Setup of P:
==> flow/design.v (excerpt) <==
module calc(
    input clk,  
    input rst_n,  
    input [7:0] num,
    input [2:0] op,
    input start,
    output reg [15:0] result,
    output reg [15:0] display_val,  
    output [2:0] led_op,  
    output reg stop
);
Size: roughly 5500 cells after synthesis, about 87 flip-flops, roughly 50 I/O pins, ~34000 um^2 of cells after synthesis.
make LEC_CHECK=0 ABC_AREA=1 CAP_MARGIN=20 CELL_PAD_IN_SITES_DETAIL_PLACEMENT=1 CELL_PAD_IN_SITES_GLOBAL_PLACEMENT=1 CORE_MARGIN=2 CORE_UTILIZATION=23 CTS_CLUSTER_DIAMETER=84 GPL_ROUTABILITY_DRIVEN=0 HOLD_SLACK_MARGIN=0.03 MIN_ROUTING_LAYER=met2 PLACE_DENSITY=0.38 SETUP_SLACK_MARGIN=0.16 SLEW_MARGIN=20 finish   # period 55.0 ns
run.sh (not shown) runs the stock make flow with config.mk's settings and CLKGATE_MAP_FILE=.
## Diff of input files: Q against P
- CELL_PAD_IN_SITES_GLOBAL_PLACEMENT: 1 -> unset
- HOLD_SLACK_MARGIN: 0.03 -> unset
- CTS_CLUSTER_DIAMETER: 84 -> 386
- CTS_CLUSTER_SIZE: unset -> 100
- SLEW_MARGIN: 20 -> 0
- PLACE_DENSITY: 0.38 -> unset
- CORE_UTILIZATION: 23 -> 41
- ABC_AREA: 1 -> 0
- GPL_ROUTABILITY_DRIVEN: 0 -> unset
- SETUP_SLACK_MARGIN: 0.16 -> unset
- CELL_PAD_IN_SITES_DETAIL_PLACEMENT: 1 -> unset
- MIN_ROUTING_LAYER: met2 -> unset
==> comparison <==
- Between P and Q, the fraction of the cycle the final worst path needs is lower for P.
- Re signed area change from the synthesized netlist to the final layout: P was lower than Q.
- P has higher global-route usage than Q.
- Non-clock buffer count was lower in the run labelled P.
- Q vs. P: sum of routed wire length over all layers decreased about 30%, via density per instance decreased about 13%.
- In the metrics for P and Q, the one carrying the lower met2 demand-to-capacity share in global routing is P.
- Clock-cell share of area of P is on par with Q.
- met5 as the top routing layer in use was reported by P, and met4 by Q.
- In Q, the area reported by Yosys stat came out 3.4% below the value in P.
- Flop share of the area delta (Q -> P): insignificant
The following lists how R was set up differently from Q:
- TNS_END_PERCENT newly set to 5
- CORE_UTILIZATION changed from 41 to 20
- GPL_TIMING_DRIVEN newly set to 0
==> comparison <==
Depth of the worst register-to-register path ends up higher on R.
Reported for Q and R, proportion of synthesized area in mux cells turned out identical to the last digit.
> inputs changed (R -> S)
- a deleted TNS_END_PERCENT that had been 5
- a deleted GPL_TIMING_DRIVEN that had been 0
- an added MAX_ROUTING_LAYER of met4
- a change of CORE_UTILIZATION from 20 to 61
- a deleted CTS_CLUSTER_DIAMETER that had been 386
- a change of SLEW_MARGIN from 0 to 20
- an added PLACE_DENSITY of 0.6
- a deleted ABC_AREA that had been 0
- an added SETUP_SLACK_MARGIN of 5.0
- a deleted CTS_CLUSTER_SIZE that had been 100
Results
The proportion of cell area occupied by multi-input gates of S is higher than that of R.
R and S ended up with nearly the same final hold slack.
On remaining routing DRC violations, R and S are neck and neck.
The slowest cell on the critical path comes out or4b_4 in one run and a21oi_1 in the other, namely in S and R respectively.
What T does differently from S at the input level:
- setting CTS_CLUSTER_DIAMETER to 179 for the first time
- setting CTS_CLUSTER_SIZE to 100 for the first time
- removing PLACE_DENSITY (formerly 0.6)
- changing SLEW_MARGIN from 20 to 0
- setting ABC_AREA to 0 for the first time
- changing CORE_UTILIZATION from 61 to 41
- removing SETUP_SLACK_MARGIN (formerly 5.0)
- removing MAX_ROUTING_LAYER (formerly met4)
- setting TNS_END_PERCENT to 5 for the first time
--- outcome ---
Between S and T, the flow reports met3 wire length decreasing by more than half. T ends up with a count of clock-net buffers in the final layout that is 1 lower than in S. The higher combined global-route utilization of all metal layers of S and T is in S. Against S, post-layout minimum cycle time in T came out worse. T has less setup slack than S. [compare] base=S new=T: register-to-register slack decreased by 2490 ps relative to the old numbers, floorplan-stage core utilization decreased by 20 points relative to the old numbers. The final reports for T and S show layout overhead on the synthesized area lower in the former.

========
calc again, from the RTL that the note above started with.
Settings: LEC_CHECK=0, CAP_MARGIN=15, CELL_PAD_IN_SITES_GLOBAL_PLACEMENT=1, CORE_MARGIN=9, CORE_UTILIZATION=22, GPL_ROUTABILITY_DRIVEN=1, GPL_TIMING_DRIVEN=0, MAX_ROUTING_LAYER=met4, MIN_ROUTING_LAYER=met1, PLACE_DENSITY_LB_ADDON=0.3, SETUP_SLACK_MARGIN=5.0, SLEW_MARGIN=40, TNS_END_PERCENT=10; clock period 80.0 ns.
Next try:
Settings changed: ABC_AREA set to 0, CAP_MARGIN 15 to 0, CELL_PAD_IN_SITES_GLOBAL_PLACEMENT 1 to 2, CORE_MARGIN 9 to 2, CORE_UTILIZATION 22 to 48, GPL_ROUTABILITY_DRIVEN 1 to unset, MIN_ROUTING_LAYER met1 to unset, PLACE_DENSITY_LB_ADDON 0.3 to unset, SLEW_MARGIN 40 to 20, TNS_END_PERCENT 10 to unset.
Clock period 80.0 ns to 48.4 ns, I/O delays scaled along.
Outcome: The changed run completed, yet does not pass: max-capacitance violations, max-slew violations, negative setup slack. Design area goes up by 21%. Register-to-register slack gets worse by 18 ns. Sequential cell count is unchanged. Setup slack gets worse by 18 ns. Global-route usage climbs by 24 points.
Next try:
Settings changed: ABC_AREA 0 to unset, CAP_MARGIN 0 to 20, CELL_PAD_IN_SITES_GLOBAL_PLACEMENT 2 to unset, CORE_UTILIZATION 48 to 20, GPL_TIMING_DRIVEN 0 to unset, MAX_ROUTING_LAYER met4 to unset, PLACE_DENSITY set to 0.6, SETUP_SLACK_MARGIN 5.0 to unset.
Clock period 48.4 ns to 56.7 ns, I/O delays scaled along.
Result: The changed run ran to the end with no violations. Global-route usage decreases by 26 points. Count of clock-buffer cells in the layout decreases by 1. Cell count increases by a little under a tenth. Die area increases by well over a third. Synthesized cell count stays the same. Routed wire length decreases by about a fifth. Area after synthesis is unchanged.
Next try:
Settings changed: CORE_UTILIZATION 20 to 70, CTS_CLUSTER_SIZE set to 60, PLACE_DENSITY 0.6 to unset.
Clock period 56.7 ns to 48.1 ns, I/O delays scaled along.
What happened: The changed run completed and failed the layout checks on negative setup slack; critical path depth goes up by 5; synthesized area is unchanged; clock skew goes up by 0.0055 ns; clock-buffer cell count does not change; design area goes up by 0.75%; final cell count goes down by 21%; worst setup slack is worse by 5.8 ns.
